==> inputs of trial 42 <==
==> flow/design.v (excerpt) <==
module FFT(
    input                   clk,
    input                   rst_n,
    input                   valid_i,
    input signed [10:0]      x_r,
    output                  finish,
    output signed [16:0]    answer
);
    wire [0:3] valid_o_bus;
    wire [13:0] data_r_bus_1, data_i_bus_1;
    wire [14:0] data_r_bus_2, data_i_bus_2;
    wire [15:0] data_r_bus_3, data_i_bus_3;
    wire [16:0] data_r_bus_4, data_i_bus_4;
    wire [16:0] X_r, X_i;
    wire         done;
    STAGE1 stg1(
        .clk(clk),
        .rst_n(rst_n),
        .valid_i(valid_i),
        .data_in_r(x_r),
        .data_in_i(11'd0),
        .valid_o(valid_o_bus[0]),
        .data_out_r(data_r_bus_1),
        .data_out_i(data_i_bus_1)
    );
    STAGE2 stg2(
        .clk(clk),
        .rst_n(rst_n),
        .valid_i(valid_o_bus[0]),
        .data_in_r(data_r_bus_1),
        .data_in_i(data_i_bus_1),
        .valid_o(valid_o_bus[1]),
        .data_out_r(data_r_bus_2),
        .data_out_i(data_i_bus_2)
    );
    STAGE3 stg3(
        .clk(clk),
        .rst_n(rst_n),
        .valid_i(valid_o_bus[1]),
        .data_in_r(data_r_bus_2),
        .data_in_i(data_i_bus_2),
        .valid_o(valid_o_bus[2]),
        .data_out_r(data_r_bus_3),
        .data_out_i(data_i_bus_3)
    );
    STAGE4 stg4(
        .clk(clk),
        .rst_n(rst_n),
        .valid_i(valid_o_bus[2]),
        .data_in_r(data_r_bus_3),
        .data_in_i(data_i_bus_3),
        .valid_o(valid_o_bus[3]),
        .data_out_r(data_r_bus_4),
        .data_out_i(data_i_bus_4)
    );
    STAGE5 stg5(
        .clk(clk),
        .rst_n(rst_n),
        .valid_i(valid_o_bus[3]),
        .data_in_r(data_r_bus_4),
        .data_in_i(data_i_bus_4),
        .valid_o(done),
        .data_out_r(X_r),
        .data_out_i(X_i)
    );
    SORTING sort(
        .clk(clk),
        .rst_n(rst_n),
        .start_sorting(done),
        .out_r(X_r),
        .out_i(X_i),
        .answer(answer),
        .seq(finish)
);
endmodule
make LEC_CHECK=0 ABC_AREA=1 CAP_MARGIN=0 CELL_PAD_IN_SITES_GLOBAL_PLACEMENT=2 CORE_MARGIN=2 CORE_UTILIZATION=42 CTS_CLUSTER_DIAMETER=110 GPL_ROUTABILITY_DRIVEN=0 GPL_TIMING_DRIVEN=0 MIN_ROUTING_LAYER=met2 PLACE_DENSITY_LB_ADDON=0.03 SETUP_SLACK_MARGIN=0.11 SLEW_MARGIN=40 finish   # period 5.0 ns
run.sh (not shown) runs the stock make flow with config.mk's settings and CLKGATE_MAP_FILE=.
==> trial 67 (differences from trial 42) <==
Settings changed: ABC_AREA 1 to not set, CAP_MARGIN 0 to 20, CELL_PAD_IN_SITES_GLOBAL_PLACEMENT 2 to not set, CORE_UTILIZATION 42 to 40, CTS_CLUSTER_DIAMETER 110 to 97, GPL_ROUTABILITY_DRIVEN 0 to not set, GPL_TIMING_DRIVEN 0 to not set, MAX_ROUTING_LAYER set to met4, MIN_ROUTING_LAYER met2 to not set, PLACE_DENSITY_LB_ADDON 0.03 to not set, SETUP_SLACK_MARGIN 0.11 to not set, SLEW_MARGIN 40 to 5.
==> flow/constraint.sdc (replaced) <==
create_clock -name core_clock -period 10.0 [get_ports {clk}]
set_input_delay 2.0000 -clock core_clock [delete_from_list [all_inputs] [get_ports {clk}]]
set_output_delay 2.0000 -clock core_clock [all_outputs]
set_load 0.01 [all_outputs]
==> build 26 (differences from trial 42) <==
Settings changed: CAP_MARGIN 0 to 25, CELL_PAD_IN_SITES_GLOBAL_PLACEMENT 2 to not set, CORE_ASPECT_RATIO set to 0.62, CORE_MARGIN 2 to 5, CORE_UTILIZATION 42 to 70, CTS_CLUSTER_DIAMETER 110 to 59, CTS_CLUSTER_SIZE set to 39, GPL_TIMING_DRIVEN 0 to 1, MAX_ROUTING_LAYER set to met5, PLACE_DENSITY_LB_ADDON 0.03 to not set, SETUP_SLACK_MARGIN 0.11 to -0.21, SLEW_MARGIN 40 to 30.
==> flow/constraint.sdc (replaced) <==
create_clock -name core_clock -period 10.0 [get_ports {clk}]
set_input_delay 2.0000 -clock core_clock [delete_from_list [all_inputs] [get_ports {clk}]]
set_output_delay 2.0000 -clock core_clock [all_outputs]
set_load 0.01 [all_outputs]
==> results.cfg <==
; yosys + openroad results
[status]
status = stopped before the end
flow.stopped_at = global routing (5_1_grt)
error_line = [ERROR GRT-0116] Global routing finished with congestion. Check the congestion regions in the DRC Viewer.

[yosys]
synth.area.top_cells = dfrtp_1, fa_1, nand2_1
yosys_cells = 15340
xor_share_pct = 0.8138
top_area_share_pct = 41.65
most_common_cell = nand2_1
synthAdderAreaFrac_pct = 22.04

[global_routing]
groute.layer.met2.usage_pct = 66.48

[clock_tree]
cts_max_path_buffers = 4

[placed_design]
preCtsSetupSlack_ns = -2.423
dp_hpwl_microns = 441900

[floorplan]
core_sq_mm = 0.3269
The numbers above come from trial 42.

==> results.cfg <==
; flow metrics
[yosys]
most_common_cell = dfrtp_1
yosys_cells = 13070
synth.area.top_cells = dfrtp_1, fa_1, ha_1
top_area_share_pct = 43.05
xor_share_pct = 2.911

[floorplan]
core_sq_mm = 0.3311

[status]
status = complete, no violations

[critical_path]
path_cells = or4_4, or2_2, a21oi_2, buf_4, nand2_1, fa_1, fa_1, inv_1, fa_1, fa_1, fa_1, fa_1, ha_1, a21o_1, a21oi_1, nor4b_1, o32ai_2, o41a_2, a311o_2, xnor2_1, a22o_1

[global_routing]
groute.layer.met2.usage_pct = 37.78

[min_path]
holdPathStages = 0
whs_endpoint = stg3.shiftregister.r_bus[2][8]

[placed_design]
dp_hpwl_microns = 275700
preCtsSetupSlack_ns = 1.430

[clock_tree]
cts_max_path_buffers = 4
The numbers above come from trial 67.

==> results.cfg <==
; yosys + openroad results
[status]
status = stopped before the end
flow.stopped_at = global routing (5_1_grt)
error_line = [ERROR GRT-0116] Global routing finished with congestion. Check the congestion regions in the DRC Viewer.

[yosys]
synth.area.top_cells = dfrtp_1, fa_1, nand2_1
most_common_cell = nand2_1
synthAdderAreaFrac_pct = 22.04
xor_share_pct = 0.8138
top_area_share_pct = 41.65
yosys_cells = 15340
synth_flops = 2298

[floorplan]
core_sq_mm = 0.1960
io_pins = 32
fp.dieH_microns = 359.3

[placed_design]
dp_hpwl_microns = 349200
preCtsSetupSlack_ns = 1.953

[clock_tree]
cts_max_path_buffers = 3
cts_setup_buffers = 0

[global_routing]
groute.layer.met2.usage_pct = 83.98
The numbers above come from build 26.


* * *

==> job 4512: inputs <==
FFT again, from the RTL that the note above started with.
==> flow/design.v (excerpt) <==
module FFT(
    input                   clk,
    input                   rst_n,
    input                   valid_i,
    input signed [10:0]      x_r,
    output                  finish,
    output signed [16:0]    answer
);
clock: 10.0 ns
lec_check: 0
abc_area: 1
cap_margin: 25
cell_pad_in_sites_global_placement: 2
core_aspect_ratio: 0.62
core_margin: 5
core_utilization: 70
cts_cluster_diameter: 59
cts_cluster_size: 39
gpl_routability_driven: 0
gpl_timing_driven: 1
max_routing_layer: met5
min_routing_layer: met2
setup_slack_margin: -0.21
slew_margin: 30
tns_end_percent: 5
==> job 8234 (differences from job 4512) <==
ABC_AREA = 0   (was 1)
CAP_MARGIN = 20   (was 25)
CELL_PAD_IN_SITES_GLOBAL_PLACEMENT = not set   (was 2)
CORE_ASPECT_RATIO = not set   (was 0.62)
CORE_MARGIN = 2   (was 5)
CTS_CLUSTER_DIAMETER = not set   (was 59)
CTS_CLUSTER_SIZE = 30   (was 39)
GPL_TIMING_DRIVEN = not set   (was 1)
MAX_ROUTING_LAYER = not set   (was met5)
MIN_ROUTING_LAYER = met1   (was met2)
PLACE_DENSITY_LB_ADDON = 0.03   (was not set)
SETUP_SLACK_MARGIN = 0.11   (was -0.21)
SLEW_MARGIN = 40   (was 30)
TNS_END_PERCENT = not set   (was 5)
==> flow/constraint.sdc (replaced) <==
create_clock -name core_clock -period 6.75 [get_ports {clk}]
set_input_delay 1.3500 -clock core_clock [delete_from_list [all_inputs] [get_ports {clk}]]
set_output_delay 1.3500 -clock core_clock [all_outputs]
set_load 0.01 [all_outputs]
==> flow_metrics.tcl <==
# flow metrics
set metrics [dict create \
    synth.area.top_cells "dfrtp_1, fa_1, nand2_1" \
    common_cells "nand2_1, inv_1, dfrtp_1, o21ai_0, nor2_1" \
    synth_stat.cells 15340 \
    ys_sh_mux_pct 0.007266 \
    fp.dieH_microns 359.3 \
    fp_nets 17140 \
    status "aborted with a tool error" \
    synth-xor-area-share_pct 0.8138 \
    first-error "[ERROR GPL-0301] Utilization 122.203 % exceeds 100%." \
    syn_avg_cell_area_sq_um 8.979 \
    haltStage "global placement without I/O (3_1_place_gp_skip_io)" \
    netlist_area_sq_mm 0.1378 \
    yosysMostFrequentCell "nand2_1" \
]
-- figures above: job 4512

==> flow_metrics.tcl <==
# metrics dict for downstream scripts
set metrics [dict create \
    netlist_area_sq_mm 0.1333 \
    fp.dieH_microns 440.3 \
    synth_stat.cells 13070 \
    flop_cell "dfrtp_1" \
    power_leader "registers" \
    status "failed layout checks" \
    p_comb_uw 350 \
    ys_ff 2298 \
    ys_sh_mux_pct 0.2385 \
    worst_slack_ns -0.4663 \
    yosysMostFrequentCell "dfrtp_1" \
    so.violations "negative setup slack" \
    synth-xor-area-share_pct 2.911 \
    setup_viol 41 \
    ys_sh_aoi_pct 12.52 \
    io_pins 32 \
    common_cells "dfrtp_1, nand2_1, inv_1, o21ai_0, fa_1" \
    hold_depth 0 \
]
-- figures above: job 8234


* * *

==> inputs of 08-15 <==
Starting RTL as in the previous note.
Design FFT, start of the top module:
module FFT(
    input                   clk,
    input                   rst_n,
    input                   valid_i,
    input signed [10:0]      x_r,
    output                  finish,
    output signed [16:0]    answer
);
clock: 6.39 ns
lec_check: 0
abc_area: 0
cap_margin: 20
core_margin: 2
core_utilization: 72
cts_cluster_size: 14
gpl_routability_driven: 1
min_routing_layer: met1
place_density_lb_addon: 0.03
setup_slack_margin: 0.11
slew_margin: 40
==> 02-10: changes against 08-15 <==
- ABC_AREA: 0 -> 1
- CAP_MARGIN: 20 -> 10
- CELL_PAD_IN_SITES_GLOBAL_PLACEMENT: unset -> 2
- CORE_MARGIN: 2 -> 3
- CORE_UTILIZATION: 72 -> 42
- CTS_CLUSTER_DIAMETER: unset -> 110
- CTS_CLUSTER_SIZE: 14 -> unset
- GPL_ROUTABILITY_DRIVEN: 1 -> 0
- GPL_TIMING_DRIVEN: unset -> 1
==> flow/constraint.sdc (replaced) <==
create_clock -name core_clock -period 8.33 [get_ports {clk}]
set_input_delay 1.6660 -clock core_clock [delete_from_list [all_inputs] [get_ports {clk}]]
set_output_delay 1.6660 -clock core_clock [all_outputs]
set_load 0.01 [all_outputs]
==> 11-14: changes against 08-15 <==
- ABC_AREA: 0 -> 1
- CTS_CLUSTER_DIAMETER: unset -> 387
- CTS_CLUSTER_SIZE: 14 -> 91
- GPL_ROUTABILITY_DRIVEN: 1 -> unset
- MIN_ROUTING_LAYER: met1 -> unset
- PLACE_DENSITY: unset -> 0.37
- PLACE_DENSITY_LB_ADDON: 0.03 -> unset
- SETUP_SLACK_MARGIN: 0.11 -> unset
- SLEW_MARGIN: 40 -> 20
==> flow/constraint.sdc (replaced) <==
create_clock -name core_clock -period 5.09 [get_ports {clk}]
set_input_delay 1.0180 -clock core_clock [delete_from_list [all_inputs] [get_ports {clk}]]
set_output_delay 1.0180 -clock core_clock [all_outputs]
set_load 0.01 [all_outputs]
==> run summary <==
run results: Post-DP HPWL 369000 um, Setup WS pre-CTS -1.53 ns, status stopped before the end, stop err [ERROR GRT-0232] Routing congestion too high. Check the congestion heatmap in the GUI., global-route track usage on met3 42.1%, Stop stage global routing (5_1_grt)
(the above is from 11-14)
==> run summary <==
run results: status stopped before the end, Stop stage global routing (5_1_grt), stop err [ERROR GRT-0232] Routing congestion too high. Check the congestion heatmap in the GUI., Setup WS pre-CTS -0.923 ns, global-route track usage on met3 35.1%, Post-DP HPWL 314000 um
(the above is from 08-15)
==> run summary <==
yosys + openroad results -> status finished clean, post-synth top area cell dfrtp_1, Reg area 57500 um2, clkbuf count 374, Post-DP HPWL 395000 um, Critical Path End Type flop, Setup WS pre-CTS 0.990 ns, Root Driver clkbuf_16, Max IR drop VDD 0.000202 V
(the above is from 02-10)

* * *

==> 05-13 <==
Starting RTL as in the previous note.
==> flow/design.v (excerpt) <==
module FFT(
    input                   clk,
    input                   rst_n,
    input                   valid_i,
    input signed [10:0]      x_r,
    output                  finish,
    output signed [16:0]    answer
);
make LEC_CHECK=0 CAP_MARGIN=20 CORE_MARGIN=2 CORE_UTILIZATION=65 SLEW_MARGIN=20 finish   # period 5.13 ns
==> 10-21 (differences from 05-13) <==
CAP_MARGIN = 25   (was 20)
CORE_UTILIZATION = 40   (was 65)
SLEW_MARGIN = 15   (was 20)
==> flow/constraint.sdc (replaced) <==
create_clock -name core_clock -period 10.0 [get_ports {clk}]
set_input_delay 2.0000 -clock core_clock [delete_from_list [all_inputs] [get_ports {clk}]]
set_output_delay 2.0000 -clock core_clock [all_outputs]
set_load 0.01 [all_outputs]
==> impl_metrics.json <==
{
  "relSlewSlack": 0.213,
  "fin_nets": 14700,
  "clk_share": 0.0594,
  "use_met3": 0.0458,
  "grt_max_degree": 199,
  "status": "complete, no violations",
  "openroad.warnings": 218,
  "n_fill_cell": 31300,
  "grt_first_pass_wirelength_mm": 615,
  "bufAreaShareNonClock": 0.0168
}
[end of results for 10-21]
==> impl_metrics.json <==
{
  "fin_nets": 15900,
  "grt_max_degree": 163,
  "relSlewSlack": 0.232,
  "status": "finished with violations",
  "n_fill_cell": 12800,
  "pg_seq_mw": 18.1,
  "worstHoldPathType": "in2async",
  "openroad.warnings": 210,
  "timing.rr.start": "stg1.Control_unit.count[1]$_DFF_PN0_",
  "check-failures": "setup timing",
  "clk_share": 0.0497,
  "bufAreaShareNonClock": 0.0821,
  "fin_ws_ns": -2.06,
  "grt_overflow": 0,
  "synthAdderAreaFrac": 0.228,
  "use_met3": 0.108,
  "finalSetupViolCount": 102,
  "gp_congestion": 1.02,
  "pg_comb_mw": 0.458
}
[end of results for 05-13]

* * *

==> inputs of run E <==
FFT again, from the RTL that the note above started with.
clock: 12.8 ns
lec_check: 0
cap_margin: 20
core_margin: 4
core_utilization: 40
cts_cluster_diameter: 97
max_routing_layer: met4
slew_margin: 5
tns_end_percent: 40
==> run A (differences from run E) <==
==> flow/config.mk (replaced) <==
export PLATFORM = sky130hd
export DESIGN_NAME = FFT
export DESIGN_NICKNAME = FFT
export VERILOG_FILES = /design/flow/design.v
export SDC_FILE = /design/flow/constraint.sdc
export NUM_CORES = 4
export LEC_CHECK = 0
export CAP_MARGIN = 40
export CORE_MARGIN = 2
export CORE_UTILIZATION = 70
export CTS_CLUSTER_DIAMETER = 289
export CTS_CLUSTER_SIZE = 19
export SLEW_MARGIN = 20
==> flow/constraint.sdc (replaced) <==
create_clock -name core_clock -period 6.41 [get_ports {clk}]
set_input_delay 1.2820 -clock core_clock [delete_from_list [all_inputs] [get_ports {clk}]]
set_output_delay 1.2820 -clock core_clock [all_outputs]
set_load 0.01 [all_outputs]
==> run X (differences from run E) <==
==> flow/config.mk (replaced) <==
export PLATFORM = sky130hd
export DESIGN_NAME = FFT
export DESIGN_NICKNAME = FFT
export VERILOG_FILES = /design/flow/design.v
export SDC_FILE = /design/flow/constraint.sdc
export NUM_CORES = 4
export LEC_CHECK = 0
export CAP_MARGIN = 20
export CELL_PAD_IN_SITES_GLOBAL_PLACEMENT = 1
export CORE_MARGIN = 2
export CORE_UTILIZATION = 22
export GPL_ROUTABILITY_DRIVEN = 1
export MIN_ROUTING_LAYER = met2
export PLACE_DENSITY = 0.36
export SLEW_MARGIN = 35
==> flow/constraint.sdc (replaced) <==
create_clock -name core_clock -period 15.0 [get_ports {clk}]
set_input_delay 3.0000 -clock core_clock [delete_from_list [all_inputs] [get_ports {clk}]]
set_output_delay 3.0000 -clock core_clock [all_outputs]
set_load 0.01 [all_outputs]
==> ci_impl_report.md <==
### Yosys + OpenROAD results

| Metric | Value |
|---|---|
| Status | `no timing/DRC/antenna violations` |
| P&R area growth vs syn | `10.71%` |
| Total Power | `approximately 15 mW` |
| Dpl cells | `16990` |
| Setup Viol. Count Final | `0` |
| TritonCTS Buffers | `242` |
| R2R cell count | `27` |
(the above is from run E)
==> ci_impl_report.md <==
### Yosys + OpenROAD results

| Metric | Value |
|---|---|
| Status | `no timing/DRC/antenna violations` |
| Setup Viol. Count Final | `0` |
| TritonCTS Buffers | `296` |
| P&R area growth vs syn | `16.33%` |
| R2R cell count | `26` |
(the above is from run X)
==> ci_impl_report.md <==
### Yosys + OpenROAD results

| Metric | Value |
|---|---|
| Status | `finished with violations` |
| Layout Check Fails | `setup timing` |
| Fin worst setup slack | `-766.7 ps` |
| Dpl cells | `15900` |
| Slew headroom | `a little under a quarter` |
| Crit path time final | `about 7200 ps` |
| Setup Viol. Count Final | `between 60 and 70` |
| TritonCTS Buffers | `roughly 140` |
| R2R cell count | `28` |
| Total Power | `~24 mW` |
| P&R area growth vs syn | `13.72%` |
(the above is from run A)
Power and IR drop assume default switching activity.
